==> flow/design.v <==
`timescale 1ns / 1ps
module PC(
    input clk,                  
    input rst,                  
    input load,                 
    input [15:0] data,          
    output reg [15:0] count     
);
    always @(posedge clk or posedge rst) begin
        if (rst) begin
            count <= 16'b0;     
        end else if (load) begin
            count <= data;      
        end else begin
            count <= count + 1;  
        end
    end
endmodule
module ControlUnit (
    input [3:0] opcode,       
    output reg mem_read,      
    output reg mem_write,     
    output reg reg_write,     
    output reg [3:0] alu_op,  
    output reg pc_write,      
    output reg branch_eq,     
    output reg branch_ne,     
    output reg imm_load       
);
    always @(*) begin
        mem_read = 0;
        mem_write = 0;
        reg_write = 0;
        alu_op = 4'b0000;
        pc_write = 0;
        branch_eq = 0;
        branch_ne = 0;
        imm_load = 0;
        case (opcode)
            4'b0000: begin  
                alu_op = 4'b0000;  
                reg_write = 1;
            end
            4'b0001: begin  
                alu_op = 4'b0001;  
                reg_write = 1;
            end
            4'b0010: begin  
                alu_op = 4'b0010;  
                reg_write = 1;
            end
            4'b0011: begin  
                alu_op = 4'b0011;  
                reg_write = 1;
            end
            4'b0100: begin  
                alu_op = 4'b0100;  
                reg_write = 1;
            end
            4'b0101: begin  
                alu_op = 4'b0101;  
                reg_write = 1;
            end
            4'b0110: begin  
                alu_op = 4'b0110;  
                reg_write = 1;
            end
            4'b0111: begin  
                alu_op = 4'b0111;  
                reg_write = 1;
            end
            4'b1000: begin  
                alu_op = 4'b1000;  
                mem_read = 1;
                reg_write = 1;
            end
            4'b1001: begin  
                alu_op = 4'b1001;  
                mem_write = 1;
            end
            4'b1010: begin  
                alu_op = 4'b1010;  
                reg_write = 1;
            end
            4'b1011: begin  
                imm_load = 1;
                reg_write = 1;
            end
            4'b1100: begin  
                alu_op = 4'b1100;  
                pc_write = 1;
            end
            4'b1101: begin  
                alu_op = 4'b1101;  
                branch_eq = 1;
            end
            4'b1110: begin  
                alu_op = 4'b1110;  
                branch_ne = 1;
            end
            4'b1111: begin  
            end
            default: begin
                alu_op = 4'b0000;
            end
        endcase
        if (mem_write) begin
            pc_write = 0;  
        end
        if (mem_read) begin
            pc_write = 0;  
        end
    end
endmodule
`timescale 1ns / 1ps
module RegisterFile(
    input clk,                      
    input rst,                      
    input [3:0] read_addr1,         
    input [3:0] read_addr2,         
    input [3:0] write_addr,         
    input [15:0] write_data,        
    input write_enable,             
    output reg [15:0] read_data1,   
    output reg [15:0] read_data2    
);
    reg [15:0] registers [0:15];
    always @(*) begin
        read_data1 = registers[read_addr1];
        read_data2 = registers[read_addr2];
    end
    always @(posedge clk or posedge rst) begin
        if (rst) begin
         integer i;
            for (i = 0; i < 16; i = i + 1) begin
                registers[i] <= 16'b0;
            end
        end else if (write_enable) begin
            registers[write_addr] <= write_data;
        end
    end
endmodule
`timescale 1ns / 1ps
module alu(
    input clk,                
    input rst,                
    input load,               
    input en,                 
    input wr_en,              
    input [3:0] OPsel,        
    input [15:0] A,           
    input [15:0] B,           
    output reg [15:0] result,  
    output reg Z,             
    output reg N,             
    output reg C,             
    output reg V,             
    output [15:0] pc_out,     
    output [15:0] mem_data,   
    output        mem_en,      
    output        mem_wr_en,   
    output [15:0] mem_addr,    
    output [15:0] mem_wr_data, 
    input  [15:0] mem_rd_data  
);
    reg pc_load;  
    PC pc_inst(
        .clk(clk),
        .rst(rst),
        .load(pc_load),
        .data(B),        
        .count(pc_out)   
    );
    reg [15:0] wr_data;  
    assign mem_en      = en;
    assign mem_wr_en   = wr_en;
    assign mem_addr    = B;        
    assign mem_wr_data = wr_data;
    assign mem_data    = mem_rd_data;  
    always @(*) begin
        result = 16'b0;
        wr_data = A;
        pc_load = 0;
        Z = 0;
        N = 0;
        C = 0;
        V = 0;
        case (OPsel)
            4'b0000: begin  
                {C, result} = A + B;                 
                V = (~A[15] & ~B[15] & result[15]) | (A[15] & B[15] & ~result[15]);  
            end
            4'b0001: begin  
                {C, result} = A - B;                 
                V = (A[15] & ~B[15] & ~result[15]) | (~A[15] & B[15] & result[15]);  
            end
            4'b0010: result = A * B;                 
            4'b0011: result = (B != 0) ? A / B : 16'b0;  
            4'b0100: result = A & B;                 
            4'b0101: result = A | B;                 
            4'b0110: result = A ^ B;                 
            4'b0111: result = ~A;                    
            4'b1000: result = mem_data;              
            4'b1001: wr_data = A;                    
            4'b1100: begin                           
                pc_load = 1;                         
            end
            4'b1101: begin                           
                if (!Z)
                    pc_load = 1;                     
            end
            4'b1110: begin                           
                if (Z)
                    pc_load = 1;                     
            end
            4'b1111: ;                               
            default: result = 16'b0;                 
        endcase
        Z = (result == 16'b0) ? 1'b1 : 1'b0;   
        N = result[15];                        
    end
endmodule
`timescale 1ns / 1ps
module Datapath(
    input clk,
    input rst,
    input [15:0] gpio_in,
    output [15:0] gpio_out,
    output [15:0] imem_addr,
    input  [15:0] imem_rdata,
    output        dmem_en,
    output        dmem_we,
    output [15:0] dmem_addr,
    output [15:0] dmem_wdata,
    input  [15:0] dmem_rdata
);
    wire [15:0] instruction;
    wire [3:0] opcode;
    wire [3:0] rs1, rs2, rd;
    wire [15:0] imm;
    wire [15:0] A, B;
    wire [15:0] alu_result;
    wire [15:0] mem_data;
    wire [15:0] pc_out;
    wire mem_read, mem_write, reg_write, pc_write, branch_eq, branch_ne, imm_load;
    wire [3:0] alu_op;
    PC pc_inst (
        .clk(clk),
        .rst(rst),
        .load(pc_write),
        .data(alu_result),    
        .count(pc_out)
    );
    assign imem_addr = pc_out;
    assign instruction = imem_rdata;
    assign opcode = instruction[15:12];
    assign rs1 = instruction[11:8];
    assign rs2 = instruction[7:4];
    assign rd = instruction[3:0];
    assign imm = instruction[7:0];  
    ControlUnit cu (
        .opcode(opcode),
        .mem_read(mem_read),
        .mem_write(mem_write),
        .reg_write(reg_write),
        .alu_op(alu_op),
        .pc_write(pc_write),
        .branch_eq(branch_eq),
        .branch_ne(branch_ne),
        .imm_load(imm_load)
    );
    RegisterFile rf (
        .clk(clk),
        .rst(rst),
        .read_addr1(rs1),
        .read_addr2(rs2),
        .write_addr(rd),
        .write_data(alu_result),    
        .write_enable(reg_write),
        .read_data1(A),
        .read_data2(B)
    );
    alu alu_inst (
        .clk(clk),
        .rst(rst),
        .load(pc_write),
        .en(mem_read | mem_write),
        .wr_en(mem_write),
        .OPsel(alu_op),
        .A(A),
        .B(B),
        .result(alu_result),
        .Z(),
        .N(),
        .C(),
        .V(),
        .pc_out(),      
        .mem_data(mem_data),
        .mem_en(dmem_en),
        .mem_wr_en(dmem_we),
        .mem_addr(dmem_addr),
        .mem_wr_data(dmem_wdata),
        .mem_rd_data(dmem_rdata)
    );
    assign gpio_out = A;   
endmodule
clock: 37.2 ns
lec_check: 0
abc_area: 1
cap_margin: 20
cell_pad_in_sites_global_placement: 0
core_margin: 3
core_utilization: 57
gpl_routability_driven: 1
min_routing_layer: met1
setup_slack_margin: 5.0
slew_margin: 30
run.sh (not shown) runs the stock make flow with config.mk's settings and CLKGATE_MAP_FILE=.
The baseline ended with an error in 5_1_grt, error GRT-0232.
Next try:
ABC_AREA = unset   (was 1)
CORE_MARGIN = 2   (was 3)
CORE_UTILIZATION = 66   (was 57)
HOLD_SLACK_MARGIN = -0.09   (was unset)
MAX_ROUTING_LAYER = met4   (was unset)
SETUP_SLACK_MARGIN = -2.0   (was 5.0)
TNS_END_PERCENT = 40   (was unset)
clock period = 33.0 ns   (was 37.2 ns; I/O delays follow)
The new run produced a layout that fails on negative setup slack.
Synthesized cell count came out lower by 11%.
Area after synthesis climbs by 3.0%.
Die size falls by 12%.
Next try:
ABC_AREA = 1   (was unset)
CELL_PAD_IN_SITES_GLOBAL_PLACEMENT = unset   (was 0)
CORE_UTILIZATION = 58   (was 66)
CTS_CLUSTER_DIAMETER = 250   (was unset)
GPL_ROUTABILITY_DRIVEN = unset   (was 1)
HOLD_SLACK_MARGIN = unset   (was -0.09)
MIN_ROUTING_LAYER = unset   (was met1)
SETUP_SLACK_MARGIN = unset   (was -2.0)
SLEW_MARGIN = 20   (was 30)
TNS_END_PERCENT = unset   (was 40)
clock period = 24.2 ns   (was 33.0 ns; I/O delays follow)
Result:
- Now the flow died in 5_1_grt, error GRT-0116
- synthesized area falls by a few percent
- die area increases by roughly a tenth
- synthesized cell count climbs by roughly a tenth

---

Setup of the baseline:
RTL: the design.v shown in full above, as it stands there.
clock: 15.8 ns
lec_check: 0
abc_area: 1
cap_margin: 10
cell_pad_in_sites_global_placement: 0
core_margin: 2
core_utilization: 71
cts_cluster_diameter: 367
cts_cluster_size: 33
gpl_routability_driven: 1
hold_slack_margin: 0.29
min_routing_layer: met1
setup_slack_margin: -1.07
slew_margin: 30
Run status, the baseline: aborted in clock tree synthesis (4_1_cts), error DPL-0038
The inputs of the candidate differ from those of the baseline as listed below.
- HOLD_SLACK_MARGIN: 0.29 -> unset
- CAP_MARGIN: 10 -> 20
- GPL_ROUTABILITY_DRIVEN: 1 -> unset
- ABC_AREA: 1 -> unset
- SLEW_MARGIN: 30 -> 20
- CTS_CLUSTER_SIZE: 33 -> unset
- CORE_UTILIZATION: 71 -> 58
- SETUP_SLACK_MARGIN: -1.07 -> unset
- CTS_CLUSTER_DIAMETER: 367 -> unset
- CELL_PAD_IN_SITES_GLOBAL_PLACEMENT: 0 -> unset
- MIN_ROUTING_LAYER: met1 -> unset
- the clock period (ns, I/O delays scaled along): 15.8 -> 24.2
### Flow results
- Layout checks on the candidate: not met. Flow itself completed; violations: negative setup slack.
- On detailed-placement wirelength estimate, the higher figure sits with the candidate, not the baseline.
- In the flow results for the baseline and the candidate, the area share of and-or/or-and cells after synthesis is smaller on the baseline.
- Summary of the candidate over the baseline: total cells reported by yosys after synthesis fell 415, post-synthesis chip area from yosys shows an increase of 3.0%, number of nets produced by synthesis decreased by 415 relative to the old numbers, number of standard cells after synthesis now sits lower.
- Area share of xor/xnor cells in the synthesized design: the candidate vs the baseline — no meaningful difference
- In the candidate the register area share after synthesis turned out 0.71 points lower than in the baseline.
- Full die area delta for the candidate relative to the baseline: 25% higher
